`flow/run.sh`:
```
#!/bin/bash
# the make line also repeats each setting of config.mk as NAME=value (left out here)
make -C /OpenROAD-flow-scripts/flow DESIGN_CONFIG=/design/flow/config.mk WORK_HOME=/design/flow/orfs CLKGATE_MAP_FILE= finish
```
`flow/config.mk`:
```
export PLATFORM = sky130hd
export DESIGN_NAME = atomik_top_parallel
export DESIGN_NICKNAME = atomik_top_parallel
export VERILOG_FILES = /design/flow/design.v
export SDC_FILE = /design/flow/constraint.sdc
export NUM_CORES = 4
export LEC_CHECK = 0
export CAP_MARGIN = 20
export CORE_MARGIN = 2
export CORE_UTILIZATION = 36
export PLACE_DENSITY = 0.6
export SLEW_MARGIN = 20
```
`flow/constraint.sdc`:
```
create_clock -name core_clock -period 13.6 [get_ports {sys_clk}]
set_input_delay 2.7200 -clock core_clock [delete_from_list [all_inputs] [get_ports {sys_clk}]]
set_output_delay 2.7200 -clock core_clock [all_outputs]
set_load 0.01 [all_outputs]
```
`flow/design.v`:
```
`timescale 1ns / 1ps
module atomik_delta_acc #(
    parameter DELTA_WIDTH = 64       
)(
    input  wire                     clk,             
    input  wire                     rst_n,           
    input  wire [DELTA_WIDTH-1:0]   delta_in,        
    input  wire                     delta_valid,     
    input  wire [DELTA_WIDTH-1:0]   initial_state_in,    
    input  wire                     load_initial,        
    output wire [DELTA_WIDTH-1:0]   initial_state_out,       
    output wire [DELTA_WIDTH-1:0]   delta_accumulator_out,   
    output wire                     accumulator_zero     
);
    reg [DELTA_WIDTH-1:0] initial_state;
    reg [DELTA_WIDTH-1:0] delta_accumulator;
    always @(posedge clk or negedge rst_n) begin
        if (!rst_n) begin
            initial_state     <= {DELTA_WIDTH{1'b0}};
            delta_accumulator <= {DELTA_WIDTH{1'b0}};
        end
        else begin
            if (load_initial) begin
                initial_state     <= initial_state_in;
                delta_accumulator <= {DELTA_WIDTH{1'b0}};   
            end
            if (delta_valid) begin
                delta_accumulator <= delta_accumulator ^ delta_in;
            end
        end
    end
    assign initial_state_out     = initial_state;
    assign delta_accumulator_out = delta_accumulator;
    assign accumulator_zero = ~(|delta_accumulator);
endmodule
`timescale 1ns / 1ps
module atomik_parallel_acc #(
    parameter DELTA_WIDTH = 64,      
    parameter N_BANKS     = 4,       
    parameter BANK_SEL_W  = (N_BANKS > 1) ? $clog2(N_BANKS) : 1   
)(
    input  wire                              clk,
    input  wire                              rst_n,
    input  wire [DELTA_WIDTH-1:0]            delta_in,
    input  wire                              delta_valid,
    input  wire [N_BANKS*DELTA_WIDTH-1:0]    delta_parallel_in,
    input  wire [N_BANKS-1:0]                delta_parallel_valid,
    input  wire                              parallel_mode,
    input  wire [DELTA_WIDTH-1:0]            initial_state_in,
    input  wire                              load_initial,
    output wire [DELTA_WIDTH-1:0]            current_state,
    output wire [DELTA_WIDTH-1:0]            merged_accumulator,
    output wire                              accumulator_zero,
    output wire [BANK_SEL_W-1:0]             current_bank,
    output wire [N_BANKS-1:0]                bank_active
);
    reg [DELTA_WIDTH-1:0] initial_state  ;
    reg [BANK_SEL_W-1:0] bank_sel;
    always @(posedge clk or negedge rst_n) begin
        if (!rst_n) begin
            initial_state <= {DELTA_WIDTH{1'b0}};
        end
        else if (load_initial) begin
            initial_state <= initial_state_in;
        end
    end
    always @(posedge clk or negedge rst_n) begin
        if (!rst_n) begin
            bank_sel <= {BANK_SEL_W{1'b0}};
        end
        else if (load_initial) begin
            bank_sel <= {BANK_SEL_W{1'b0}};
        end
        else if (!parallel_mode && delta_valid) begin
            if (bank_sel == N_BANKS - 1)
                bank_sel <= {BANK_SEL_W{1'b0}};
            else
                bank_sel <= bank_sel + 1'b1;
        end
    end
    wire [N_BANKS-1:0] bank_delta_valid;
    wire [DELTA_WIDTH-1:0] bank_delta_in [0:N_BANKS-1];
    genvar gi;
    generate
        for (gi = 0; gi < N_BANKS; gi = gi + 1) begin : bank_input_mux
            assign bank_delta_valid[gi] = parallel_mode
                ? delta_parallel_valid[gi]
                : (delta_valid && (bank_sel == gi));
            assign bank_delta_in[gi] = parallel_mode
                ? delta_parallel_in[(gi+1)*DELTA_WIDTH-1 -: DELTA_WIDTH]
                : delta_in;
        end
    endgenerate
    wire [DELTA_WIDTH-1:0] bank_acc [0:N_BANKS-1];
    generate
        for (gi = 0; gi < N_BANKS; gi = gi + 1) begin : banks
            atomik_delta_acc #(
                .DELTA_WIDTH(DELTA_WIDTH)
            ) u_bank (
                .clk                  (clk),
                .rst_n                (rst_n),
                .delta_in             (bank_delta_in[gi]),
                .delta_valid          (bank_delta_valid[gi]),
                .initial_state_in     ({DELTA_WIDTH{1'b0}}),
                .load_initial         (load_initial),
                .initial_state_out    (),   
                .delta_accumulator_out(bank_acc[gi]),
                .accumulator_zero     ()    
            );
        end
    endgenerate
    wire [DELTA_WIDTH-1:0] merge_node [0:2*N_BANKS-2];
    generate
        for (gi = 0; gi < N_BANKS; gi = gi + 1) begin : merge_leaf
            assign merge_node[gi] = bank_acc[gi];
        end
        for (gi = 0; gi < N_BANKS - 1; gi = gi + 1) begin : merge_inner
            assign merge_node[N_BANKS + gi] = merge_node[2*gi] ^ merge_node[2*gi + 1];
        end
    endgenerate
    wire [DELTA_WIDTH-1:0] merged_acc_comb  ;
    assign merged_acc_comb = merge_node[2*N_BANKS - 2];
    wire [DELTA_WIDTH-1:0] state_recon  ;
    assign state_recon        = initial_state ^ merged_acc_comb;
    assign current_state      = state_recon;
    assign merged_accumulator = merged_acc_comb;
    assign accumulator_zero   = ~(|merged_acc_comb);
    assign current_bank = bank_sel;
    assign bank_active  = bank_delta_valid;
endmodule
module atomik_top_parallel #(
    parameter integer SYS_CLK_HZ = 94_500_000,
    parameter integer BAUD_RATE  = 115200,
    parameter integer N_BANKS    = 4
)(
    input  wire       sys_clk,
    input  wire       sys_rst_n,
    input  wire       uart_rx,
    output wire       uart_tx,
    output wire [5:0] led
);
    wire clk_int;
    wire pll_lock;
    assign clk_int  = sys_clk;
    assign pll_lock = 1'b1;
    reg [15:0] por_cnt;
    always @(posedge sys_clk or negedge sys_rst_n) begin
        if (!sys_rst_n)
            por_cnt <= 16'd0;
        else if (por_cnt != 16'hFFFF)
            por_cnt <= por_cnt + 16'd1;
    end
    wire por_done = (por_cnt == 16'hFFFF);
    reg [2:0] rst_sync;
    always @(posedge clk_int or negedge sys_rst_n) begin
        if (!sys_rst_n)
            rst_sync <= 3'b000;
        else
            rst_sync <= {rst_sync[1:0], (por_done & pll_lock)};
    end
    wire internal_rst_n = rst_sync[2];
    reg [23:0] heartbeat_cnt;
    always @(posedge clk_int or negedge internal_rst_n) begin
        if (!internal_rst_n)
            heartbeat_cnt <= 24'd0;
        else
            heartbeat_cnt <= heartbeat_cnt + 24'd1;
    end
    localparam integer BAUD_DIV = SYS_CLK_HZ / BAUD_RATE;
    localparam integer HALF_BIT = BAUD_DIV / 2;
    reg [15:0] rx_baud_cnt;
    reg [3:0]  rx_bit_cnt;
    reg [7:0]  rx_shift;
    reg [7:0]  rx_data;
    reg        rx_valid;
    reg [1:0]  rx_state;
    reg [2:0]  rx_sync;
    wire rx_pin = rx_sync[2];
    always @(posedge clk_int or negedge internal_rst_n) begin
        if (!internal_rst_n)
            rx_sync <= 3'b111;
        else
            rx_sync <= {rx_sync[1:0], uart_rx};
    end
    localparam RX_IDLE  = 2'd0;
    localparam RX_START = 2'd1;
    localparam RX_DATA  = 2'd2;
    localparam RX_STOP  = 2'd3;
    always @(posedge clk_int or negedge internal_rst_n) begin
        if (!internal_rst_n) begin
            rx_state    <= RX_IDLE;
            rx_baud_cnt <= 16'd0;
            rx_bit_cnt  <= 4'd0;
            rx_shift    <= 8'd0;
            rx_data     <= 8'd0;
            rx_valid    <= 1'b0;
        end else begin
            rx_valid <= 1'b0;
            case (rx_state)
                RX_IDLE: begin
                    if (!rx_pin) begin
                        rx_state    <= RX_START;
                        rx_baud_cnt <= 16'd0;
                    end
                end
                RX_START: begin
                    if (rx_baud_cnt == HALF_BIT[15:0]) begin
                        if (!rx_pin) begin
                            rx_state    <= RX_DATA;
                            rx_baud_cnt <= 16'd0;
                            rx_bit_cnt  <= 4'd0;
                        end else begin
                            rx_state <= RX_IDLE;
                        end
                    end else begin
                        rx_baud_cnt <= rx_baud_cnt + 16'd1;
                    end
                end
                RX_DATA: begin
                    if (rx_baud_cnt == BAUD_DIV[15:0] - 1) begin
                        rx_baud_cnt <= 16'd0;
                        rx_shift    <= {rx_pin, rx_shift[7:1]};
                        if (rx_bit_cnt == 4'd7)
                            rx_state <= RX_STOP;
                        else
                            rx_bit_cnt <= rx_bit_cnt + 4'd1;
                    end else begin
                        rx_baud_cnt <= rx_baud_cnt + 16'd1;
                    end
                end
                RX_STOP: begin
                    if (rx_baud_cnt == BAUD_DIV[15:0] - 1) begin
                        rx_data  <= rx_shift;
                        rx_valid <= 1'b1;
                        rx_state <= RX_IDLE;
                    end else begin
                        rx_baud_cnt <= rx_baud_cnt + 16'd1;
                    end
                end
            endcase
        end
    end
    reg [15:0] tx_baud_cnt;
    reg [3:0]  tx_bit_cnt;
    reg [7:0]  tx_shift;
    reg        tx_busy;
    reg        tx_out;
    reg        tx_start;
    reg [7:0]  tx_data;
    assign uart_tx = tx_out;
    always @(posedge clk_int or negedge internal_rst_n) begin
        if (!internal_rst_n) begin
            tx_baud_cnt <= 16'd0;
            tx_bit_cnt  <= 4'd0;
            tx_shift    <= 8'hFF;
            tx_busy     <= 1'b0;
            tx_out      <= 1'b1;
        end else begin
            if (!tx_busy && tx_start) begin
                tx_shift    <= tx_data;
                tx_busy     <= 1'b1;
                tx_bit_cnt  <= 4'd0;
                tx_baud_cnt <= 16'd0;
                tx_out      <= 1'b0;
            end else if (tx_busy) begin
                if (tx_baud_cnt == BAUD_DIV[15:0] - 1) begin
                    tx_baud_cnt <= 16'd0;
                    tx_bit_cnt  <= tx_bit_cnt + 4'd1;
                    case (tx_bit_cnt)
                        4'd0, 4'd1, 4'd2, 4'd3, 4'd4, 4'd5, 4'd6, 4'd7: begin
                            tx_out   <= tx_shift[0];
                            tx_shift <= {1'b1, tx_shift[7:1]};
                        end
                        4'd8: tx_out <= 1'b1;
                        4'd9: begin
                            tx_busy <= 1'b0;
                            tx_out  <= 1'b1;
                        end
                        default: begin
                            tx_busy <= 1'b0;
                            tx_out  <= 1'b1;
                        end
                    endcase
                end else begin
                    tx_baud_cnt <= tx_baud_cnt + 16'd1;
                end
            end
        end
    end
    reg         par_delta_valid;
    reg  [63:0] par_delta_in;
    reg         par_load_initial;
    reg  [63:0] par_initial_state_in;
    wire [63:0] par_current_state;
    wire [63:0] par_merged_acc;
    wire        par_acc_zero;
    atomik_parallel_acc #(
        .DELTA_WIDTH (64),
        .N_BANKS     (N_BANKS)
    ) u_parallel_acc (
        .clk                  (clk_int),
        .rst_n                (internal_rst_n),
        .delta_in             (par_delta_in),
        .delta_valid          (par_delta_valid),
        .delta_parallel_in    ({N_BANKS*64{1'b0}}),
        .delta_parallel_valid ({N_BANKS{1'b0}}),
        .parallel_mode        (1'b0),    
        .initial_state_in     (par_initial_state_in),
        .load_initial         (par_load_initial),
        .current_state        (par_current_state),
        .merged_accumulator   (par_merged_acc),
        .accumulator_zero     (par_acc_zero),
        .current_bank         (),
        .bank_active          ()
    );
    localparam CMD_IDLE      = 4'd0;
    localparam CMD_LOAD      = 4'd1;
    localparam CMD_ACCUM     = 4'd2;
    localparam CMD_READ      = 4'd3;
    localparam CMD_READ_WAIT = 4'd4;
    localparam CMD_STATUS    = 4'd5;
    localparam CMD_TX_START  = 4'd7;
    localparam CMD_TX_WAIT   = 4'd8;
    localparam CMD_TX_DONE   = 4'd9;
    reg [3:0]  cmd_state;
    reg [3:0]  byte_cnt;
    reg [63:0] cmd_buffer;
    reg [63:0] tx_buffer;
    reg [3:0]  tx_byte_cnt;
    reg [3:0]  tx_bytes_total;
    reg        cmd_active;
    always @(posedge clk_int or negedge internal_rst_n) begin
        if (!internal_rst_n) begin
            cmd_state            <= CMD_IDLE;
            byte_cnt             <= 4'd0;
            cmd_buffer           <= 64'd0;
            tx_buffer            <= 64'd0;
            tx_byte_cnt          <= 4'd0;
            tx_bytes_total       <= 4'd0;
            tx_start             <= 1'b0;
            tx_data              <= 8'd0;
            cmd_active           <= 1'b0;
            par_delta_valid      <= 1'b0;
            par_delta_in         <= 64'd0;
            par_load_initial     <= 1'b0;
            par_initial_state_in <= 64'd0;
        end else begin
            tx_start         <= 1'b0;
            par_delta_valid  <= 1'b0;
            par_load_initial <= 1'b0;
            case (cmd_state)
                CMD_IDLE: begin
                    cmd_active <= 1'b0;
                    if (rx_valid) begin
                        case (rx_data)
                            8'h4C: begin   
                                cmd_state  <= CMD_LOAD;
                                byte_cnt   <= 4'd0;
                                cmd_buffer <= 64'd0;
                                cmd_active <= 1'b1;
                            end
                            8'h41: begin   
                                cmd_state  <= CMD_ACCUM;
                                byte_cnt   <= 4'd0;
                                cmd_buffer <= 64'd0;
                                cmd_active <= 1'b1;
                            end
                            8'h52: begin   
                                cmd_state  <= CMD_READ;
                                cmd_active <= 1'b1;
                            end
                            8'h53: begin   
                                cmd_state  <= CMD_STATUS;
                                cmd_active <= 1'b1;
                            end
                            default: ;
                        endcase
                    end
                end
                CMD_LOAD: begin
                    if (rx_valid) begin
                        cmd_buffer <= {cmd_buffer[55:0], rx_data};
                        if (byte_cnt == 4'd7) begin
                            par_initial_state_in <= {cmd_buffer[55:0], rx_data};
                            par_load_initial     <= 1'b1;
                            cmd_state            <= CMD_IDLE;
                            cmd_active           <= 1'b0;
                        end else begin
                            byte_cnt <= byte_cnt + 4'd1;
                        end
                    end
                end
                CMD_ACCUM: begin
                    if (rx_valid) begin
                        cmd_buffer <= {cmd_buffer[55:0], rx_data};
                        if (byte_cnt == 4'd7) begin
                            par_delta_in    <= {cmd_buffer[55:0], rx_data};
                            par_delta_valid <= 1'b1;
                            cmd_state       <= CMD_IDLE;
                            cmd_active      <= 1'b0;
                        end else begin
                            byte_cnt <= byte_cnt + 4'd1;
                        end
                    end
                end
                CMD_READ: begin
                    cmd_state <= CMD_READ_WAIT;
                end
                CMD_READ_WAIT: begin
                    tx_buffer      <= par_current_state;
                    tx_byte_cnt    <= 4'd0;
                    tx_bytes_total <= 4'd8;
                    cmd_state      <= CMD_TX_START;
                end
                CMD_STATUS: begin
                    tx_buffer      <= {par_acc_zero, 63'd0};
                    tx_byte_cnt    <= 4'd0;
                    tx_bytes_total <= 4'd1;
                    cmd_state      <= CMD_TX_START;
                end
                CMD_TX_START: begin
                    if (tx_byte_cnt < tx_bytes_total) begin
                        tx_data     <= tx_buffer[63:56];
                        tx_buffer   <= {tx_buffer[55:0], 8'd0};
                        tx_start    <= 1'b1;
                        tx_byte_cnt <= tx_byte_cnt + 4'd1;
                        cmd_state   <= CMD_TX_WAIT;
                    end else begin
                        cmd_state <= CMD_IDLE;
                    end
                end
                CMD_TX_WAIT: begin
                    if (tx_busy)
                        cmd_state <= CMD_TX_DONE;
                end
                CMD_TX_DONE: begin
                    if (!tx_busy) begin
                        if (tx_byte_cnt < tx_bytes_total)
                            cmd_state <= CMD_TX_START;
                        else
                            cmd_state <= CMD_IDLE;
                    end
                end
                default: cmd_state <= CMD_IDLE;
            endcase
        end
    end
    reg [19:0] rx_activity;
    always @(posedge clk_int or negedge internal_rst_n) begin
        if (!internal_rst_n)
            rx_activity <= 20'd0;
        else if (rx_valid)
            rx_activity <= 20'hFFFFF;
        else if (rx_activity != 20'd0)
            rx_activity <= rx_activity - 20'd1;
    end
    assign led[5] = ~pll_lock;
    assign led[4] = ~heartbeat_cnt[23];
    assign led[3] = ~cmd_active;
    assign led[2] = ~par_acc_zero;
    assign led[1] = ~tx_busy;
    assign led[0] = ~(rx_activity != 20'd0);
endmodule
```
==> flow_summary.toml, run 1 <==
# generated from flow reports
[yosys]
ys_cells = 3468
ys_seq_share = 0.544
logic_family = "simple AND/OR/NAND/NOR gates"
avgSynthCellArea_sq_um = 9.79
ys_sh_xor = 0.0797
mux_share = 0.0699
synthesis.area_sq_um = 34000
ff_type = "dfrtp_1"
topCellsByArea = "dfrtp_1 (53%), o21ai_0 (9.5%), nand2_1 (8.6%)"
ys_area_sq_um = 34000
netlist_instances = 3468
yosysMostFrequentCell = "nand2_1"
edf_count = 0
yosys.area_share.simple = 0.138
top_cells_by_count = "nand2_1 (776), dfrtp_1 (724), o21ai_0 (648), xnor2_1 (276), mux2_2 (202)"
adder_share = 0.00700
ys.flops = 738
synth_nets = 3490
aoi_share = 0.129
yosysWarningCount = 3
synth_cell_type_count = 74
top_cell_area_share = 0.533
largest_area_cell = "dfrtp_1"
synthArstFlopShare = 1.00

[pwr]
top_power_group = "the clock network"
pwr-share-comb = 0
p_seq_mw = 2.20
comb-power_mw = 0.00171
pg_clk_mw = 2.29
swShare = 0.206
p_int_mw = 3.57
power_frac_clock = 0.510
p_switching_mw = 0.926
power_frac_seq = 0.490
leakage_nw = 16.1
ir_drop_mv = 0.0791
power_density_nw_per_um2 = 119

[worst_setup_path]
reg2reg_to = "tx_buffer[10]"
worst_setup_path_end_kind = "output port"
reg2reg_depth = 9
crit_end = "led[2]"
crit_cells = 6
crit_top_cell = "xnor2_1"
cp_cell_sequence = "xnor2_1 > xnor2_1 > or4_1 > nor4_1 > nand4_1 > clkdlybuf4s50_1"
critPathMaxStageDelay_ns = 0.67
crit_family = "simple AND/OR/NAND/NOR gates"
reg2reg_slack_ns = 9.22
cp_max_fo = 3
timing.critical_path.buf_inv = 1
required_ns = 10.88
crit_slowest_cell = "or4_1"
critPathArrivalTime_ns = 3.62
worstReg2RegStart = "tx_byte_cnt[2]"
start_kind = "flip-flop"
crit_type = "reg -> out"

[layout]
final-seq-area_sq_um = 18500
syn_to_final_growth_pct = 11.3
comb_area_sq_um = 14500
nFillCells = 8922
final_nets = 3374
fin_area_sq_um = 37800

[global_route]
grt_pass1_wl_microns = 139000
grt_pass1_vias = 23900
grt_max_degree = 175
overflow = 0
grt.total_usage = 0.179
antenna_found_initial = 0

[worst_hold_path]
min_path_cells = 0
hold_class = "reg -> reg"
hp-start = "rst_sync[0]"
hold_end = "rst_sync[1]"

[route]
dr.max_layer_used = "met4"
first_iter_violations = 2093
via_count = 24300
drt_pass1_iterations = 5
route.met2.wl_microns = 39800
route.met3.wl_microns = 3560
vias_per_cell = 5.21
ant_nets = 0
drt_wl_total_microns = 86200
antenna_cells = 0
drc = 0
wl_per_cell_microns = 18.5
met1_length_microns = 40800

[floorplanning]
fp_util = 0.363
die_x_microns = 311
die_area_sq_um = 96800
core_sq_um = 93500
fp.dieH_microns = 311
std_cell_rows = 112
ioPinCount = 10

[placement]
post_dp_cell_area_sq_um = 35000
dp_hpwl_microns = 49600
port_buffers = 8
gp_congestion = 0.770

[sta]
hold_violations = 0
max_freq_ghz = 0.158
slew_violations = 0
finalSetupViolCount = 0
rsz0062_at_grt = "no"
worst_slew_pin_slew_ns = 1.15
clock_skew_ns = 0.0240
finalSetupTns_ns = 0
finalClockPeriodUsage = 0.466
finalCriticalPeriod_ns = 6.34
maxSlewHeadroom = 0.236

[clocking]
cts_buffer_depth = 3
htree_levels = 3
clock_sinks = 738
post_cts_resized = 0
cts_setup_buffers = 0
cts_root_buf = "clkbuf_16"
clkLatencyLatePin_ns = 0.64
cts_tree = "built"
numCtsBuffers = 83
clk_pin_slew_ns = 0.06
cts_hold_buffers = 0

[flow_run]
drv_cap = 0
warnings = 38

[outcome]
status = "no timing/DRC/antenna violations"
[through the flow]
step	hold WS, ns	total power, mW	std cells	worst slack, ns	util
4_1_cts	0.349	4.54	4665	7.14	0.404
2_1_floorplan	0.331	2.24	3468	1.90	-
3_3_place_gp	0.333	2.24	4521	7.90	0.374
5_1_grt	0.362	4.63	4665	7.15	0.404
3_5_place_dp	0.335	2.24	4521	7.85	0.374
6_report	0.348	4.49	4665	7.26	0.404
[layer usage]
metal	vias to the layer above	global-route usage
met5	-	0
met1	12200	0.256
li1	11500	-
met2	531	0.284
met4	0	0.0501
met3	134	0.0246
[area by class of cell]
cell class,instances,area share
well taps,1254,0.0415
clock buffers,120,0.0659
flip-flops and latches,738,0.489
repair buffers,39,0.00894
multi-input cells,2453,0.383
clock inverters,24,0.00781
inverters,37,0.00368
==> run 2, diff against run 1 <==
- CORE_UTILIZATION: 36 -> 40
- clock period: 13.6 -> 10.0 ns (I/O delays scaled with it)
==> flow_summary.toml, run 2 <==
# generated from flow reports
[outcome]
status = "no timing/DRC/antenna violations"

[yosys]
mux_share = 0.0699
synth_nets = 3490
synthesis.area_sq_um = 34000
logic_family = "simple AND/OR/NAND/NOR gates"
yosys.area_share.simple = 0.138
topCellsByArea = "dfrtp_1 (53%), o21ai_0 (9.5%), nand2_1 (8.6%)"
largest_area_cell = "dfrtp_1"
top_cell_area_share = 0.533
netlist_instances = 3468
yosysWarningCount = 3
ff_type = "dfrtp_1"
ys.flops = 738
synth_cell_type_count = 74
synthArstFlopShare = 1.00
ys_area_sq_um = 34000
edf_count = 0
top_cells_by_count = "nand2_1 (776), dfrtp_1 (724), o21ai_0 (648), xnor2_1 (276), mux2_2 (202)"
ys_sh_xor = 0.0797
aoi_share = 0.129
adder_share = 0.00700
ys_cells = 3468
yosysMostFrequentCell = "nand2_1"
ys_seq_share = 0.544
avgSynthCellArea_sq_um = 9.79

[pwr]
power_frac_seq = 0.491
swShare = 0.206
power_frac_clock = 0.509
p_switching_mw = 1.25
leakage_nw = 16.1
power_density_nw_per_um2 = 162
pg_clk_mw = 3.10
top_power_group = "the clock network"
p_int_mw = 4.84
comb-power_mw = 0.00234
pwr-share-comb = 0
ir_drop_mv = 0.119
p_seq_mw = 2.99

[floorplanning]
fp_util = 0.405
ioPinCount = 10
die_area_sq_um = 87300
std_cell_rows = 106
core_sq_um = 83800
die_x_microns = 295
fp.dieH_microns = 295

[worst_setup_path]
critPathArrivalTime_ns = 3.64
cp_max_fo = 3
crit_family = "simple AND/OR/NAND/NOR gates"
worst_setup_path_end_kind = "output port"
critPathMaxStageDelay_ns = 0.67
reg2reg_depth = 10
crit_slowest_cell = "nor4_1"
cp_cell_sequence = "xnor2_1 > xnor2_1 > nand4_1 > nor4_1 > nand4_1 > clkdlybuf4s50_1"
reg2reg_slack_ns = 6.19
worstReg2RegStart = "tx_byte_cnt[2]"
crit_cells = 6
required_ns = 8.00
crit_type = "reg -> out"
crit_end = "led[2]"
start_kind = "flip-flop"
timing.critical_path.buf_inv = 1
reg2reg_to = "tx_buffer[57]"

[placement]
gp_congestion = 0.764
dp_hpwl_microns = 47600
port_buffers = 8

[worst_hold_path]
hold_end = "rst_sync[2]"
hold_class = "reg -> reg"
min_path_cells = 0
hp-start = "rst_sync[1]"

[sta]
maxSlewHeadroom = 0.252
finalSetupViolCount = 0
max_freq_ghz = 0.177
finalCriticalPeriod_ns = 5.64
hold_violations = 0
slew_violations = 0
finalClockPeriodUsage = 0.564
worst_slew_pin_slew_ns = 1.12
rsz0062_at_grt = "no"
clock_skew_ns = 0.0209
finalSetupTns_ns = 0

[global_route]
grt.total_usage = 0.199
grt_pass1_wl_microns = 136000
overflow = 0
grt_max_degree = 181
antenna_found_initial = 1
grt_pass1_vias = 23400

[route]
via_count = 24200
drt_pass1_iterations = 6
wl_per_cell_microns = 18.7
first_iter_violations = 2004
drc = 0
antenna_cells = 0
ant_nets = 0
vias_per_cell = 5.32
drt_wl_total_microns = 85200

[layout]
utilization = 0.449
syn_to_final_growth_pct = 10.9
final_nets = 3375

[clocking]
clock_sinks = 738
cts_buffer_depth = 3
htree_levels = 3
clkLatencyLatePin_ns = 0.63
cts_tree = "built"
post_cts_resized = 0
clk_pin_slew_ns = 0.06
cts_hold_buffers = 0
cts_setup_buffers = 0
cts_root_buf = "clkbuf_16"
numCtsBuffers = 82

[flow_run]
drv_cap = 0
warnings = 38
[run 2: stage by stage]
step	power, mW	std cells	instance area, sq um	setup WS (ns)	hold WS (ns)
2_1_floorplan	3.05	3468	34000	3.05	0.331
3_3_place_gp	3.05	4403	34900	5.15	0.335
3_5_place_dp	3.05	4403	34900	5.11	0.339
4_1_cts	6.17	4553	37700	4.42	0.352
5_1_grt	6.29	4553	37700	4.30	0.352
6_report	6.10	4553	37700	4.36	0.348
[run 2: per-layer routing]
metal | track usage | up-vias | wire length, microns
met5 | 0 | - | 0
met2 | 0.310 | 559 | 38800
met3 | 0.0328 | 135 | 4370
li1 | - | 11500 | -
met4 | 0.0555 | 0 | 2000
met1 | 0.286 | 12100 | 40000
[run 2: final cells by class]
class | count | area [sq um]
fill | 7859 | 46100
multi-input combinational | 2453 | 14500
inverter | 37 | 139
tap | 1134 | 1420
timing repair buffer | 41 | 357
clock inverter | 31 | 365
clock buffer | 119 | 2430
sequential | 738 | 18500
==> run 3, diff against run 2 <==
- CORE_UTILIZATION: 40 -> 72
- PLACE_DENSITY: 0.6 -> unset
- PLACE_DENSITY_LB_ADDON: unset -> 0.04
- SETUP_SLACK_MARGIN: unset -> 1.45
- clock period: 10.0 -> 8.95 ns (I/O delays scaled with it)
==> flow_summary.toml, run 3 <==
# generated from flow reports
[worst_setup_path]
worst_setup_path_end_kind = "output port"
crit_type = "reg -> out"
reg2reg_to = "tx_buffer[24]"
critPathArrivalTime_ns = 3.56
reg2reg_slack_ns = 5.12
crit_end = "led[2]"
critPathMaxStageDelay_ns = 0.68
crit_cells = 6
start_kind = "flip-flop"
crit_family = "simple AND/OR/NAND/NOR gates"
reg2reg_depth = 8
timing.critical_path.buf_inv = 1
required_ns = 7.16
worstReg2RegStart = "tx_byte_cnt[2]"
cp_max_fo = 3
crit_slowest_cell = "nor4_1"
crit_top_cell = "xnor2_1"
cp_cell_sequence = "xnor2_1 > xnor2_1 > or4_1 > nor4_1 > nand4_1 > clkdlybuf4s50_1"

[pwr]
pwr-share-comb = 0
power_frac_seq = 0.503
p_seq_mw = 3.34
ir_drop_mv = 0.259
leakage_nw = 16.0
power_density_nw_per_um2 = 180
swShare = 0.195
p_int_mw = 5.34
top_power_group = "registers"
power_mw = 6.64
p_switching_mw = 1.30
pg_clk_mw = 3.29
power_frac_clock = 0.496
comb-power_mw = 0.00262

[floorplanning]
ioPinCount = 10
fp.dieH_microns = 221
std_cell_rows = 79
fp_util = 0.730
die_x_microns = 221
core_sq_um = 46600
die_area_sq_um = 48900

[global_route]
overflow = 0
grt_pass1_wl_microns = 142000
grt_pass1_vias = 26100
grt.total_usage = 0.365
grt_max_degree = 95
antenna_found_initial = 0

[yosys]
synth_cell_type_count = 74
edf_count = 0
ys_seq_share = 0.544
yosys.area_share.simple = 0.138
avgSynthCellArea_sq_um = 9.79
top_cell_area_share = 0.533
logic_family = "simple AND/OR/NAND/NOR gates"
largest_area_cell = "dfrtp_1"
topCellsByArea = "dfrtp_1 (53%), o21ai_0 (9.5%), nand2_1 (8.6%)"
mux_share = 0.0699
ys_cells = 3468
ys_area_sq_um = 34000
top_cells_by_count = "nand2_1 (776), dfrtp_1 (724), o21ai_0 (648), xnor2_1 (276), mux2_2 (202)"
synthesis.area_sq_um = 34000
ys_sh_xor = 0.0797
netlist_instances = 3468
aoi_share = 0.129
yosysWarningCount = 3
ys.flops = 738
adder_share = 0.00700
synth_nets = 3490
ff_type = "dfrtp_1"
yosysMostFrequentCell = "nand2_1"
synthArstFlopShare = 1.00

[route]
wl_per_cell_microns = 22.0
via_count = 26000
drc = 0
antenna_cells = 0
drt_wl_total_microns = 88100
drt_pass1_iterations = 6
ant_nets = 0
first_iter_violations = 2697
vias_per_cell = 6.49

[flow_run]
warnings = 34
drv_cap = 0

[clocking]
clock_sinks = 738
htree_levels = 3
cts_setup_buffers = 0
clk_pin_slew_ns = 0.06
cts_root_buf = "clkbuf_16"
cts_buffer_depth = 3
cts_tree = "built"
cts_hold_buffers = 0
clkLatencyLatePin_ns = 0.63
post_cts_resized = 0
numCtsBuffers = 75

[placement]
gp_congestion = 0.829
port_buffers = 8
post_dp_cell_area_sq_um = 34200
dp_hpwl_microns = 49900

[sta]
max_freq_ghz = 0.187
maxSlewHeadroom = 0.219
hold_violations = 0
worst_slew_pin_slew_ns = 1.17
finalClockPeriodUsage = 0.598
finalCriticalPeriod_ns = 5.35
finalSetupViolCount = 0
rsz0062_at_grt = "no"
finalSetupTns_ns = 0
clock_skew_ns = 0.0235
hold_ws_ns = 0.287
slew_violations = 0

[layout]
fin_area_sq_um = 36800
syn_to_final_growth_pct = 8.26
final_nets = 3367

[worst_hold_path]
hold_class = "reg -> async"

[outcome]
status = "no timing/DRC/antenna violations"
[run 3: final cells by class]
class,instances,area [sq um]
clock buffers,111,2260
clock inverters,19,327
fillers,2886,9780
inverters,37,139
multi-input cells,2453,14500
flip-flops and latches,738,18500
well taps,607,759
repair buffers,40,332
[run 3: stage by stage]
step                 util  worst slack (ns)  std cells
floorplan               -              2.00       3468
CTS                 0.789              3.69       4005
finish              0.790              3.60       4005
detailed placement  0.734              4.37       3875
global placement    0.734              4.45       3875
global route        0.790              3.52       4005
[run 3: routing by layer]
metal / wire length, microns / global-route usage / up-vias
met5: 0 / 0 / -
met2: 42200 / 0.586 / 1244
met1: 35200 / 0.495 / 13000
met4: 3230 / 0.155 / 0
li1: - / - / 11400
met3: 7490 / 0.0676 / 270
==> run 4, diff against run 3 <==
- ABC_AREA: unset -> 1
- CELL_PAD_IN_SITES_DETAIL_PLACEMENT: unset -> 0
- CORE_UTILIZATION: 72 -> 70
- CTS_CLUSTER_DIAMETER: unset -> 33
- CTS_CLUSTER_SIZE: unset -> 29
- GPL_ROUTABILITY_DRIVEN: unset -> 1
- PLACE_DENSITY_LB_ADDON: 0.04 -> 0.2
- SETUP_SLACK_MARGIN: 1.45 -> 0.77
- clock period: 8.95 -> 3.17 ns (I/O delays scaled with it)
==> flow_summary.toml, run 4 <==
# generated from flow reports
[worst_setup_path]
crit_type = "reg -> out"
timing.critical_path.buf_inv = 2
critPathArrivalTime_ns = 2.49
crit_family = "simple AND/OR/NAND/NOR gates"
cp_max_fo = 3
crit_top_cell = "nand2_1"
critPathMaxStageDelay_ns = 0.40
required_ns = 2.54
worst_setup_path_end_kind = "output port"
reg2reg_to = "rx_activity[17]"
reg2reg_depth = 18
reg2reg_slack_ns = 0.25
crit_end = "led[2]"
start_kind = "flip-flop"
worstReg2RegStart = "rx_activity[16]"
cp_cell_sequence = "inv_2 > nand2_1 > nand2_1 > nand2_2 > nand2_1 > nor2_2 > nand2_1 > nor2_1 > nand2_1 > nor2_4 > nand2_2 > buf_6"
crit_cells = 12
crit_slowest_cell = "dfrtp_1"

[layout]
fin_area_sq_um = 42900
syn_to_final_growth_pct = 17.3
utilization = 0.834
final_nets = 4757

[floorplanning]
fp_util = 0.711
die_area_sq_um = 54000
die_x_microns = 232
ioPinCount = 10
fp.dieH_microns = 232
std_cell_rows = 83
core_sq_um = 51400

[yosys]
ys_cells = 4636
mux_share = 0
yosysWarningCount = 3
top_cell_area_share = 0.496
top_cells_by_count = "nand2_1 (1,622), dfrtp_1 (724), inv_1 (529), o21ai_0 (497), nand3_1 (348)"
largest_area_cell = "dfrtp_1"
edf_count = 0
ys_seq_share = 0.506
ys_sh_xor = 0.0420
synth_cell_type_count = 47
synthesis.area_sq_um = 36500
synthArstFlopShare = 1.00
synth_nets = 4658
ff_type = "dfrtp_1"
avgSynthCellArea_sq_um = 7.88
yosysMostFrequentCell = "nand2_1"
aoi_share = 0.107
ys.flops = 738
logic_family = "simple AND/OR/NAND/NOR gates"
ys_area_sq_um = 36500
netlist_instances = 4636
topCellsByArea = "dfrtp_1 (50%), nand2_1 (17%), o21ai_0 (6.8%)"
yosys.area_share.simple = 0.263
adder_share = 0.00651

[sta]
worst_slack_ns = 0.0490
max_freq_ghz = 0.320
finalClockPeriodUsage = 0.985
hold_violations = 0
maxSlewHeadroom = 0.316
rsz0062_at_grt = "yes"
clock_skew_ns = 0.0274
hold_ws_ns = 0.319
slew_violations = 0
worst_slew_pin_slew_ns = 1.03
finalCriticalPeriod_ns = 3.12
finalSetupViolCount = 0

[placement]
port_buffers = 8
post_dp_cell_area_sq_um = 37400
dpl_worst_slack_ns = 0.277
dp_hpwl_microns = 54500
gp_congestion = 0.891

[route]
via_count = 32700
ant_nets = 0
antenna_cells = 0
wl_per_cell_microns = 18.2
vias_per_cell = 5.94
drc = 0
drt_wl_total_microns = 100000
drt_pass1_iterations = 6
first_iter_violations = 3633

[pwr]
power_mw = 23.9
p_seq_mw = 9.45
comb-power_mw = 0.00872
p_switching_mw = 4.94
top_power_group = "the clock network"
swShare = 0.207
power_frac_seq = 0.396
p_int_mw = 18.9
leakage_nw = 21.5
power_density_nw_per_um2 = 557
ir_drop_mv = 0.675
pwr-share-comb = 0
pg_clk_mw = 14.4
power_frac_clock = 0.604

[clocking]
cts_buffer_depth = 3
cts_hold_buffers = 0
numCtsBuffers = 130
clk_pin_slew_ns = 0.06
htree_levels = 4
clock_sinks = 738
cts_tree = "built"
clkLatencyLatePin_ns = 0.72
cts_root_buf = "clkbuf_16"

[outcome]
status = "no timing/DRC/antenna violations"

[worst_hold_path]
hold_class = "reg -> async"

[global_route]
grt.total_usage = 0.372
grt_pass1_wl_microns = 160000
grt_pass1_vias = 32300
antenna_found_initial = 0
overflow = 0
grt_max_degree = 111

[flow_run]
drv_cap = 0
warnings = 43
## run 4: layout make-up
cell class / instances / area [sq um]
multi-input combinational: 3199 / 15700
inverter: 556 / 2110
fill: 2917 / 8550
clock buffer: 161 / 3650
sequential: 738 / 18500
timing repair buffer: 110 / 1190
clock inverter: 72 / 896
tap: 680 / 851
## run 4: per-layer routing
layer	GRT usage	routed length [microns]	up-vias
met3	0.0700	8390	426
li1	-	-	15000
met5	0	0	-
met2	0.610	48700	1650
met1	0.467	38200	15700
met4	0.209	5130	0
## run 4: through the flow
stage | TNS (ns) | std cells
after floorplan | -2694.71 | 4636
after global placement | 0 | 5224
after detailed placement | 0 | 5224
after CTS | 0 | 5485
after global routing | -0.0136 | 5516
final | 0 | 5516
## run 4: what timing repair did
item	4_1_cts	5_1_grt
gates cloned	1	0
buffers inserted	27	31
pin swaps	20	35
hold endpoints to repair	0	0
endpoints found under the setup margin	65	143
gates resized	62	137
==> run 5, diff against run 4 <==
- CELL_PAD_IN_SITES_DETAIL_PLACEMENT: 0 -> unset
- CORE_UTILIZATION: 70 -> 72
- CTS_CLUSTER_DIAMETER: 33 -> unset
- CTS_CLUSTER_SIZE: 29 -> unset
- GPL_ROUTABILITY_DRIVEN: 1 -> unset
- PLACE_DENSITY: unset -> 0.6
- PLACE_DENSITY_LB_ADDON: 0.2 -> unset
- SETUP_SLACK_MARGIN: 0.77 -> unset
==> flow_summary.toml, run 5 <==
# generated from flow reports
[yosys]
ys_area_sq_um = 36500
yosysWarningCount = 3
synth_nets = 4658
edf_count = 0
ys_sh_xor = 0.0420
topCellsByArea = "dfrtp_1 (50%), nand2_1 (17%), o21ai_0 (6.8%)"
yosysMostFrequentCell = "nand2_1"
ys.flops = 738
aoi_share = 0.107
synthesis.area_sq_um = 36500
top_cells_by_count = "nand2_1 (1,622), dfrtp_1 (724), inv_1 (529), o21ai_0 (497), nand3_1 (348)"
largest_area_cell = "dfrtp_1"
avgSynthCellArea_sq_um = 7.88
adder_share = 0.00651
ys_seq_share = 0.506
ys_cells = 4636
synthArstFlopShare = 1.00
mux_share = 0
ff_type = "dfrtp_1"
netlist_instances = 4636
logic_family = "simple AND/OR/NAND/NOR gates"
synth_cell_type_count = 47
yosys.area_share.simple = 0.263
top_cell_area_share = 0.496

[sta]
finalClockPeriodUsage = 0.980
worst_slew_pin_slew_ns = 0.985
max_freq_ghz = 0.322
slew_violations = 0
finalCriticalPeriod_ns = 3.11
hold_violations = 0
finalSetupTns_ns = 0
clock_skew_ns = 0.0189
worst_slack_ns = 0.0627
finalSetupViolCount = 0
maxSlewHeadroom = 0.344
rsz0062_at_grt = "yes"

[floorplanning]
die_x_microns = 229
std_cell_rows = 82
fp_util = 0.729
die_area_sq_um = 52500
fp.dieH_microns = 229
ioPinCount = 10
core_sq_um = 50100

[clocking]
htree_levels = 3
cts_root_buf = "clkbuf_16"
clock_sinks = 738
cts_tree = "built"
clk_pin_slew_ns = 0.06
cts_buffer_depth = 3
numCtsBuffers = 76
clkLatencyLatePin_ns = 0.61
cts_hold_buffers = 0

[pwr]
comb-power_mw = 0.00883
p_int_mw = 14.7
leakage_nw = 20.2
pwr-share-comb = 0
power_frac_clock = 0.487
ir_drop_mv = 0.413
p_seq_mw = 9.43
p_switching_mw = 3.69
top_power_group = "registers"
pg_clk_mw = 8.95
power_frac_seq = 0.513
power_density_nw_per_um2 = 459
power_mw = 18.4
swShare = 0.201

[worst_setup_path]
crit_type = "reg -> out"
crit_cells = 11
required_ns = 2.54
critPathMaxStageDelay_ns = 0.39
crit_top_cell = "nand2_1"
reg2reg_to = "tx_buffer[11]"
crit_slowest_cell = "dfrtp_1"
worst_setup_path_end_kind = "output port"
critPathArrivalTime_ns = 2.47
reg2reg_depth = 9
crit_family = "simple AND/OR/NAND/NOR gates"
worstReg2RegStart = "tx_byte_cnt[3]"
start_kind = "flip-flop"
cp_max_fo = 3
cp_cell_sequence = "inv_1 > nand2_1 > nand4_1 > nand2_1 > nor2_2 > nand2_1 > nor2_2 > nand2_2 > nor2_4 > nand2_1 > dlygate4sd2_1"
crit_end = "led[2]"
reg2reg_slack_ns = 0.53
timing.critical_path.buf_inv = 2

[layout]
utilization = 0.800
fin_area_sq_um = 40000
final_nets = 4651
syn_to_final_growth_pct = 9.62

[placement]
post_dp_cell_area_sq_um = 37500
port_buffers = 8
gp_congestion = 0.908
dp_hpwl_microns = 55700
dpl_worst_slack_ns = 0.327

[outcome]
status = "no timing/DRC/antenna violations"

[global_route]
overflow = 0
grt_pass1_vias = 29900
grt_max_degree = 94
antenna_found_initial = 0
grt_pass1_wl_microns = 149000
grt.total_usage = 0.349

[route]
via_count = 30700
antenna_cells = 0
vias_per_cell = 5.74
drc = 0
first_iter_violations = 2887
ant_nets = 0
wl_per_cell_microns = 16.6
drt_pass1_iterations = 6
drt_wl_total_microns = 88700

[flow_run]
warnings = 38
drv_cap = 0

[worst_hold_path]
hold_class = "reg -> async"
## run 5: timing repair
action,in CTS,in global routing
resized,7,13
pin swaps,0,2
buffers inserted,0,1
setup endpoints to repair,1,2
## run 5: cell type report
class	instances	area [sq um]
Sequential cell	738	18500
Fill cell	3506	10000
Inverter	556	2100
Timing Repair Buffer	58	742
Multi-Input combinational cell	3199	15400
Tap cell	672	841
Clock buffer	127	2420
Clock inverter	10	75.1
## run 5: stage by stage
stage / hold WS, ns / std cells
floorplan: 0.331 / 4636
global placement: 0.334 / 5222
detailed placement: 0.335 / 5222
CTS: 0.343 / 5359
global route: 0.358 / 5360
finish: 0.326 / 5360
## run 5: layer usage
metal,vias to the layer above,GRT usage,share of wire
li1,14700,-,-
met1,14700,0.486,0.43
met2,1045,0.566,0.47
met3,252,0.0489,0.067
met4,0,0.126,0.033
met5,-,0,0
==> run 6, diff against run 5 <==
- ABC_AREA: 1 -> unset
- CELL_PAD_IN_SITES_DETAIL_PLACEMENT: unset -> 0
- CORE_UTILIZATION: 72 -> 40
- CTS_CLUSTER_DIAMETER: unset -> 278
- CTS_CLUSTER_SIZE: unset -> 29
- GPL_ROUTABILITY_DRIVEN: unset -> 1
- HOLD_SLACK_MARGIN: unset -> 0.29
- PLACE_DENSITY: 0.6 -> unset
- SETUP_SLACK_MARGIN: unset -> 0.77
- clock period: 3.17 -> 5.43 ns (I/O delays scaled with it)
==> flow_summary.toml, run 6 <==
# generated from flow reports
[outcome]
status = "no timing/DRC/antenna violations"

[yosys]
yosysWarningCount = 3
yosysMostFrequentCell = "nand2_1"
ys_cells = 3468
ys_seq_share = 0.544
logic_family = "simple AND/OR/NAND/NOR gates"
netlist_instances = 3468
top_cells_by_count = "nand2_1 (776), dfrtp_1 (724), o21ai_0 (648), xnor2_1 (276), mux2_2 (202)"
aoi_share = 0.129
ff_type = "dfrtp_1"
synthArstFlopShare = 1.00
topCellsByArea = "dfrtp_1 (53%), o21ai_0 (9.5%), nand2_1 (8.6%)"
edf_count = 0
largest_area_cell = "dfrtp_1"
avgSynthCellArea_sq_um = 9.79
synthesis.area_sq_um = 34000
mux_share = 0.0699
synth_cell_type_count = 74
top_cell_area_share = 0.533
yosys.area_share.simple = 0.138
adder_share = 0.00700
ys_area_sq_um = 34000
ys_sh_xor = 0.0797
synth_nets = 3490
ys.flops = 738

[route]
drc = 0
drt_wl_total_microns = 83800
vias_per_cell = 5.31
drt_pass1_iterations = 7
wl_per_cell_microns = 18.8
ant_nets = 0
via_count = 23700
antenna_cells = 0
first_iter_violations = 1896

[pwr]
swShare = 0.210
power_mw = 8.28
comb-power_mw = 0.00438
leakage_nw = 15.2
top_power_group = "registers"
ir_drop_mv = 0.223
power_density_nw_per_um2 = 231
pg_clk_mw = 2.77
power_frac_seq = 0.665
p_int_mw = 6.54
pwr-share-comb = 0.001
p_switching_mw = 1.74
p_seq_mw = 5.50
power_frac_clock = 0.335

[placement]
gp_congestion = 0.762
port_buffers = 8
dp_hpwl_microns = 48200
post_dp_cell_area_sq_um = 34900

[global_route]
grt.total_usage = 0.195
grt_pass1_wl_microns = 135000
overflow = 0
grt_pass1_vias = 23200
antenna_found_initial = 0
grt_max_degree = 136

[sta]
max_freq_ghz = 0.224
hold_violations = 0
finalClockPeriodUsage = 0.821
finalCriticalPeriod_ns = 4.46
slew_violations = 0
finalSetupViolCount = 0
rsz0062_at_grt = "no"
worst_slew_pin_slew_ns = 1.13
clock_skew_ns = 0.0237
finalSetupTns_ns = 0
maxSlewHeadroom = 0.249

[clocking]
cts_hold_buffers = 0
htree_levels = 1
clk_pin_slew_ns = 0.12
clkLatencyLatePin_ns = 0.63
numCtsBuffers = 29
post_cts_resized = 0
cts_tree = "built"
cts_setup_buffers = 0
clock_sinks = 738
cts_root_buf = "clkbuf_16"
cts_buffer_depth = 3

[worst_setup_path]
start_kind = "flip-flop"
critPathMaxStageDelay_ns = 0.58
crit_slowest_cell = "clkdlybuf4s50_1"
worst_setup_path_end_kind = "output port"
reg2reg_slack_ns = 1.95
cp_max_fo = 3
crit_cells = 6
required_ns = 4.34
critPathArrivalTime_ns = 3.37
timing.critical_path.buf_inv = 1
reg2reg_to = "tx_buffer[42]"
worstReg2RegStart = "tx_byte_cnt[2]"
crit_end = "led[2]"
crit_type = "reg -> out"
reg2reg_depth = 8
crit_family = "simple AND/OR/NAND/NOR gates"
cp_cell_sequence = "xnor2_1 > xnor2_1 > nand4_1 > nor4_1 > nand4_1 > clkdlybuf4s50_1"

[floorplanning]
ioPinCount = 10
die_x_microns = 295
std_cell_rows = 106
fp.dieH_microns = 295
fp_util = 0.405
die_area_sq_um = 87300
core_sq_um = 83800

[layout]
syn_to_final_growth_pct = 5.27
final_nets = 3325
fin_area_sq_um = 35800

[flow_run]
drv_cap = 0
warnings = 41

[worst_hold_path]
hold_class = "reg -> async"
run 6: final cells by class:
type	instances	area, sq um
Fill cell	8014	48100
Timing Repair Buffer	44	413
Tap cell	1134	1420
Clock buffer	52	812
Inverter	37	139
Clock inverter	1	16.3
Sequential cell	738	18500
Multi-Input combinational cell	2453	14500
run 6: layer usage:
| layer | vias up | wire, microns | track usage |
|---|---|---|---|
| met4 | 0 | 1150 | 0.0336 |
| met1 | 11900 | 40400 | 0.284 |
| met2 | 421 | 38900 | 0.319 |
| met3 | 74 | 3370 | 0.0180 |
| met5 | - | 0 | 0 |
| li1 | 11300 | - | - |
run 6: metrics by stage:
step	utilization	hold slack [ns]	cells	setup slack (ns)
3_5_place_dp	0.416	0.342	4405	1.69
5_1_grt	0.427	0.370	4459	0.825
6_report	0.427	0.334	4459	0.973
3_3_place_gp	0.416	0.336	4405	1.65
4_1_cts	0.426	0.364	4458	0.981
2_1_floorplan	-	0.331	3468	-1.52
==> run 7, diff against run 6 <==
- ABC_AREA: unset -> 1
- CAP_MARGIN: 20 -> 15
- CORE_ASPECT_RATIO: unset -> 0.88
- CORE_UTILIZATION: 40 -> 72
- CTS_CLUSTER_DIAMETER: 278 -> 29
- CTS_CLUSTER_SIZE: 29 -> 78
- HOLD_SLACK_MARGIN: 0.29 -> unset
- PLACE_DENSITY: unset -> 0.35
- SETUP_SLACK_MARGIN: 0.77 -> 0.62
- SLEW_MARGIN: 20 -> 40
- clock period: 5.43 -> 3.17 ns (I/O delays scaled with it)
==> flow_summary.toml, run 7 <==
# generated from flow reports
[yosys]
largest_area_cell = "dfrtp_1"
ff_type = "dfrtp_1"
ys_cells = 4636
synth_cell_type_count = 47
ys_seq_share = 0.506
synthArstFlopShare = 1.00
yosysMostFrequentCell = "nand2_1"
yosys.area_share.simple = 0.263
edf_count = 0
logic_family = "simple AND/OR/NAND/NOR gates"
yosysWarningCount = 3
mux_share = 0
netlist_instances = 4636
ys_area_sq_um = 36500
adder_share = 0.00651
top_cell_area_share = 0.496
top_cells_by_count = "nand2_1 (1,622), dfrtp_1 (724), inv_1 (529), o21ai_0 (497), nand3_1 (348)"
ys.flops = 738
avgSynthCellArea_sq_um = 7.88
aoi_share = 0.107
synthesis.area_sq_um = 36500
topCellsByArea = "dfrtp_1 (50%), nand2_1 (17%), o21ai_0 (6.8%)"
ys_sh_xor = 0.0420
synth_nets = 4658

[worst_setup_path]
cp_max_fo = 4
crit_slowest_cell = "dfrtp_1"
worstReg2RegStart = "rx_activity[16]"
worst_setup_path_end_kind = "output port"
crit_end = "led[2]"
critPathMaxStageDelay_ns = 0.43
reg2reg_to = "rx_activity[18]"
required_ns = 2.54
crit_cells = 13
start_kind = "flip-flop"
cp_cell_sequence = "inv_2 > nand2_1 > nand2_1 > nand2_1 > nand2_1 > nor2_1 > nand2_1 > nor2_2 > nand2_2 > nor2_4 > buf_6 > nand2_4 > buf_6"
crit_top_cell = "nand2_1"
reg2reg_depth = 18
critPathArrivalTime_ns = 2.43
crit_type = "reg -> out"
crit_family = "simple AND/OR/NAND/NOR gates"
reg2reg_slack_ns = 0.54
timing.critical_path.buf_inv = 3

[pwr]
power_density_nw_per_um2 = 596
p_int_mw = 20.5
top_power_group = "the clock network"
power_frac_seq = 0.366
power_mw = 25.8
comb-power_mw = 0.00915
power_frac_clock = 0.633
ir_drop_mv = 0.694
swShare = 0.205
leakage_nw = 21.8
pwr-share-comb = 0
p_seq_mw = 9.46
p_switching_mw = 5.29
pg_clk_mw = 16.4

[clocking]
cts_tree = "built"
numCtsBuffers = 145
cts_buffer_depth = 3
clkLatencyLatePin_ns = 0.72
clock_sinks = 738
clk_pin_slew_ns = 0.05
cts_root_buf = "clkbuf_16"
htree_levels = 4

[layout]
comb_area_sq_um = 15600
utilization = 0.864
nFillCells = 2732
final_nets = 4759
fin_cells = 5529
final-seq-area_sq_um = 18500
syn_to_final_growth_pct = 18.7

[floorplanning]
die_x_microns = 244
die_area_sq_um = 52500
core_sq_um = 50200
fp_util = 0.728
std_cell_rows = 77
ioPinCount = 10
fp.dieH_microns = 215

[sta]
hold_ws_ns = 0.283
rsz0062_at_grt = "yes"
finalClockPeriodUsage = 0.966
worst_slack_ns = 0.109
hold_violations = 0
clock_skew_ns = 0.0281
worst_slew_pin_slew_ns = 0.811
slew_violations = 0
finalCriticalPeriod_ns = 3.06
finalSetupViolCount = 0
maxSlewHeadroom = 0.460
max_freq_ghz = 0.327

[route]
ant_nets = 0
drc = 0
drt_pass1_iterations = 6
drt_wl_total_microns = 99300
first_iter_violations = 3460
wl_per_cell_microns = 18.0
vias_per_cell = 5.90
via_count = 32600

[global_route]
grt_max_degree = 85
grt_pass1_vias = 32500
grt_pass1_wl_microns = 163000
overflow = 0
grt.total_usage = 0.386
antenna_found_initial = 1

[placement]
dpl_worst_slack_ns = 0.305
dp_hpwl_microns = 56200
gp_congestion = 0.883
place_inst = 5224
port_buffers = 8

[worst_hold_path]
hold_class = "reg -> async"

[flow_run]
drv_cap = 0
warnings = 39

[outcome]
status = "no timing/DRC/antenna violations"
[run 7: per-layer routing]
layer / vias up / share of wire / GRT usage
li1: 15000 / - / -
met3: 366 / 0.085 / 0.0793
met1: 15700 / 0.41 / 0.517
met2: 1523 / 0.47 / 0.606
met5: - / 0 / 0
met4: 0 / 0.041 / 0.194
[run 7: layout make-up]
cell class	count	share of cell area
Tap cell	671	0.0194
Clock inverter	81	0.0280
Antenna cell	2	0.000115
Inverter	556	0.0488
Clock buffer	185	0.0938
Multi-Input combinational cell	3199	0.359
Sequential cell	738	0.427
Timing Repair Buffer	97	0.0237
[run 7: repair_timing]
action / 4_1_cts / 5_1_grt
hold buffers: 0 / 1
gates resized: 71 / 80
pin swaps: 24 / 27
endpoints found under the setup margin: 4 / 44
setup buffers: 26 / 9
hold endpoints to repair: 0 / 19
[run 7: through the flow]
stage	cell area, sq um	TNS, ns
floorplan	36500	-2694.71
global placement	37500	0
detailed placement	37500	0
CTS	43100	0
global route	43300	0
finish	43300	0
==> run 8, diff against run 7 <==
- CELL_PAD_IN_SITES_DETAIL_PLACEMENT: 0 -> unset
- CORE_ASPECT_RATIO: 0.88 -> unset
- CTS_CLUSTER_DIAMETER: 29 -> unset
- CTS_CLUSTER_SIZE: 78 -> 14
- GPL_ROUTABILITY_DRIVEN: 1 -> unset
- PLACE_DENSITY: 0.35 -> unset
- PLACE_DENSITY_LB_ADDON: unset -> 0.19
- SETUP_SLACK_MARGIN: 0.62 -> 0.78
- SLEW_MARGIN: 40 -> 20
- clock period: 3.17 -> 3.27 ns (I/O delays scaled with it)
==> flow_summary.toml, run 8 <==
# generated from flow reports
[outcome]
status = "no timing/DRC/antenna violations"

[yosys]
avgSynthCellArea_sq_um = 7.88
yosys.area_share.simple = 0.263
adder_share = 0.00651
yosysMostFrequentCell = "nand2_1"
topCellsByArea = "dfrtp_1 (50%), nand2_1 (17%), o21ai_0 (6.8%)"
top_cells_by_count = "nand2_1 (1,622), dfrtp_1 (724), inv_1 (529), o21ai_0 (497), nand3_1 (348)"
ys_cells = 4636
top_cell_area_share = 0.496
mux_share = 0
ff_type = "dfrtp_1"
netlist_instances = 4636
ys_seq_share = 0.506
synthesis.area_sq_um = 36500
largest_area_cell = "dfrtp_1"
synth_cell_type_count = 47
yosysWarningCount = 3
edf_count = 0
ys_area_sq_um = 36500
logic_family = "simple AND/OR/NAND/NOR gates"
aoi_share = 0.107
synth_nets = 4658
synthArstFlopShare = 1.00
ys.flops = 738
ys_sh_xor = 0.0420

[worst_hold_path]
hp-start = "rst_sync[0]"
hold_end = "rst_sync[1]"
hold_class = "reg -> reg"
min_path_cells = 0

[global_route]
overflow = 0
grt_pass1_wl_microns = 151000
grt_max_degree = 125
grt_pass1_vias = 31100
antenna_found_initial = 0
grt.total_usage = 0.353

[pwr]
ir_drop_mv = 0.558
leakage_nw = 20.6
swShare = 0.200
power_frac_clock = 0.489
p_switching_mw = 3.58
power_mw = 17.9
power_density_nw_per_um2 = 439
p_seq_mw = 9.15
pwr-share-comb = 0
p_int_mw = 14.3
top_power_group = "registers"
pg_clk_mw = 8.75
comb-power_mw = 0.00858
power_frac_seq = 0.511

[worst_setup_path]
crit_type = "reg -> out"
timing.critical_path.buf_inv = 2
cp_max_fo = 4
cp_cell_sequence = "inv_2 > nand2_1 > nand2_1 > nand2_1 > nand2_1 > nor2_4 > nand2_1 > nor2_2 > nand2_2 > nor2_4 > nand2_4 > buf_6"
worst_setup_path_end_kind = "output port"
start_kind = "flip-flop"
reg2reg_slack_ns = 0.40
reg2reg_depth = 21
crit_family = "simple AND/OR/NAND/NOR gates"
required_ns = 2.62
critPathArrivalTime_ns = 2.26
crit_slowest_cell = "dfrtp_1"
crit_cells = 12
crit_top_cell = "nand2_1"
crit_end = "led[2]"
reg2reg_to = "tx_buffer[2]"
critPathMaxStageDelay_ns = 0.40

[placement]
dpl_worst_slack_ns = 0.425
post_dp_cell_area_sq_um = 37400
port_buffers = 8
gp_congestion = 0.924
dp_hpwl_microns = 55100
place_inst = 5219

[sta]
worst_slack_ns = 0.359
max_freq_ghz = 0.343
worst_slew_pin_slew_ns = 1.00
maxSlewHeadroom = 0.332
rsz0062_at_grt = "yes"
finalCriticalPeriod_ns = 2.91
hold_ws_ns = 0.344
finalSetupTns_ns = 0
slew_violations = 0
finalSetupViolCount = 0
hold_violations = 0
finalClockPeriodUsage = 0.890
clock_skew_ns = 0.0116

[route]
ant_nets = 0
antenna_cells = 0
drt_wl_total_microns = 92900
first_iter_violations = 3335
wl_per_cell_microns = 17.1
via_count = 31900
drc = 0
drt_pass1_iterations = 7
vias_per_cell = 5.89

[layout]
fin_area_sq_um = 40800
utilization = 0.815
nFillCells = 3177
final_nets = 4714
final-seq-area_sq_um = 18500
comb_area_sq_um = 15700
syn_to_final_growth_pct = 11.8
fin_cells = 5417

[flow_run]
drv_cap = 0
warnings = 41

[floorplanning]
ioPinCount = 10
die_x_microns = 229
std_cell_rows = 82
core_sq_um = 50100
fp.dieH_microns = 229
die_area_sq_um = 52500
fp_util = 0.729

[clocking]
clock_sinks = 738
cts_tree = "built"
clkLatencyLatePin_ns = 0.62
clk_pin_slew_ns = 0.06
cts_hold_buffers = 0
cts_root_buf = "clkbuf_16"
htree_levels = 3
numCtsBuffers = 78
cts_buffer_depth = 3
## run 8: final cells by class
type                       count  area share
clock buffer                 114      0.0564
clock inverter                19     0.00506
inverter                     556      0.0515
multi-input combinational   3199       0.384
sequential                   738       0.453
tap                          672      0.0206
timing repair buffer         119      0.0298
## run 8: metal layers
metal / routed length (microns) / GRT usage
met1: 36600 / 0.463
met2: 44900 / 0.592
met3: 7680 / 0.0548
met4: 3690 / 0.148
met5: 0 / 0
## run 8: what timing repair did
action,in CTS,in global routing
cloned,0,1
gates resized,108,84
endpoints found under the setup margin,4,57
setup buffers,43,21
endpoints found under the hold margin,0,0
pin swaps,41,29
==> run 9, diff against run 8 <==
- ABC_AREA: 1 -> unset
- CAP_MARGIN: 15 -> 20
- CORE_UTILIZATION: 72 -> 40
- CTS_CLUSTER_SIZE: 14 -> unset
- PLACE_DENSITY: unset -> 0.6
- PLACE_DENSITY_LB_ADDON: 0.19 -> unset
- SETUP_SLACK_MARGIN: 0.78 -> 0.93
- clock period: 3.27 -> 5.71 ns (I/O delays scaled with it)
==> flow_summary.toml, run 9 <==
# generated from flow reports
[yosys]
synth_nets = 3490
top_cells_by_count = "nand2_1 (776), dfrtp_1 (724), o21ai_0 (648), xnor2_1 (276), mux2_2 (202)"
top_cell_area_share = 0.533
yosysMostFrequentCell = "nand2_1"
largest_area_cell = "dfrtp_1"
yosys.area_share.simple = 0.138
topCellsByArea = "dfrtp_1 (53%), o21ai_0 (9.5%), nand2_1 (8.6%)"
ys.flops = 738
yosysWarningCount = 3
synth_cell_type_count = 74
adder_share = 0.00700
synthesis.area_sq_um = 34000
ys_cells = 3468
logic_family = "simple AND/OR/NAND/NOR gates"
ys_area_sq_um = 34000
avgSynthCellArea_sq_um = 9.79
ff_type = "dfrtp_1"
mux_share = 0.0699
ys_seq_share = 0.544
ys_sh_xor = 0.0797
netlist_instances = 3468
aoi_share = 0.129
synthArstFlopShare = 1.00
edf_count = 0

[route]
wl_per_cell_microns = 18.7
via_count = 24300
ant_nets = 0
drt_pass1_iterations = 7
first_iter_violations = 1844
vias_per_cell = 5.32
drc = 0
drt_wl_total_microns = 85500
antenna_cells = 0

[layout]
fin_area_sq_um = 37900
nFillCells = 7888
final_nets = 3379
syn_to_final_growth_pct = 11.5

[worst_setup_path]
critPathMaxStageDelay_ns = 0.60
timing.critical_path.buf_inv = 1
worst_setup_path_end_kind = "output port"
worstReg2RegStart = "tx_byte_cnt[0]"
crit_end = "led[2]"
critPathArrivalTime_ns = 3.60
required_ns = 4.57
crit_slowest_cell = "nor4_1"
start_kind = "flip-flop"
reg2reg_depth = 8
cp_cell_sequence = "xnor2_1 > xnor2_1 > nand4_1 > nor4_1 > nand4_1 > clkdlybuf4s50_1"
crit_type = "reg -> out"
cp_max_fo = 3
crit_cells = 6
reg2reg_slack_ns = 2.19
crit_family = "simple AND/OR/NAND/NOR gates"
reg2reg_to = "tx_buffer[20]"

[floorplanning]
die_area_sq_um = 87300
core_sq_um = 83800
fp.dieH_microns = 295
ioPinCount = 10
fp_util = 0.405
die_x_microns = 295
std_cell_rows = 106

[clocking]
clk_pin_slew_ns = 0.06
cts_root_buf = "clkbuf_16"
cts_tree = "built"
numCtsBuffers = 84
post_cts_resized = 0
clkLatencyLatePin_ns = 0.65
htree_levels = 3
clock_sinks = 738
cts_buffer_depth = 3
cts_setup_buffers = 0
cts_hold_buffers = 0

[pwr]
top_power_group = "the clock network"
power_frac_seq = 0.479
p_switching_mw = 2.20
pwr-share-comb = 0
swShare = 0.201
power_frac_clock = 0.520
comb-power_mw = 0.00420
leakage_nw = 16.2
pg_clk_mw = 5.68
power_density_nw_per_um2 = 289
p_int_mw = 8.73
p_seq_mw = 5.24
ir_drop_mv = 0.192

[global_route]
grt_pass1_wl_microns = 137000
overflow = 0
grt_max_degree = 152
antenna_found_initial = 2
grt_pass1_vias = 23700
grt.total_usage = 0.200

[worst_hold_path]
hp-start = "rst_sync[1]"
min_path_cells = 0
hold_end = "rst_sync[2]"
hold_class = "reg -> reg"

[placement]
dp_hpwl_microns = 48500
post_dp_cell_area_sq_um = 34900
dpl_worst_slack_ns = 1.77
port_buffers = 8
gp_congestion = 0.769

[sta]
slew_violations = 0
maxSlewHeadroom = 0.244
worst_slew_pin_slew_ns = 1.13
clock_skew_ns = 0.0320
finalClockPeriodUsage = 0.830
finalSetupViolCount = 0
rsz0062_at_grt = "no"
hold_violations = 0
max_freq_ghz = 0.211
worst_slack_ns = 0.972
finalCriticalPeriod_ns = 4.74

[flow_run]
warnings = 39
drv_cap = 0

[outcome]
status = "no timing/DRC/antenna violations"
## run 9: stage by stage
step	instances	TNS, ns	power [mW]	hold WS, ns	utilization
floorplan	3468	-877.10	5.33	0.331	-
global placement	4404	0	5.34	0.335	0.416
detailed placement	4404	0	5.34	0.336	0.416
CTS	4560	0	11.0	0.347	0.452
global route	4561	0	11.3	0.361	0.452
finish	4561	0	10.9	0.345	0.452
## run 9: routing by layer
metal  track usage  share of wire  vias to the layer above
met1         0.286           0.47                    12100
met5             0              0                        -
met3        0.0262          0.044                      153
li1              -              -                    11500
met2         0.317           0.46                      537
met4        0.0588          0.026                        0
## run 9: final cells by class
| cell class | instances | area, sq um | share of cell area |
|---|---|---|---|
| Timing Repair Buffer | 43 | 405 | 0.0107 |
| Sequential cell | 738 | 18500 | 0.488 |
| Clock inverter | 23 | 357 | 0.00942 |
| Clock buffer | 133 | 2600 | 0.0686 |
| Tap cell | 1134 | 1420 | 0.0375 |
| Inverter | 37 | 139 | 0.00367 |
| Multi-Input combinational cell | 2453 | 14500 | 0.382 |
No activity file was given, so power comes from the tool's default toggle rates.
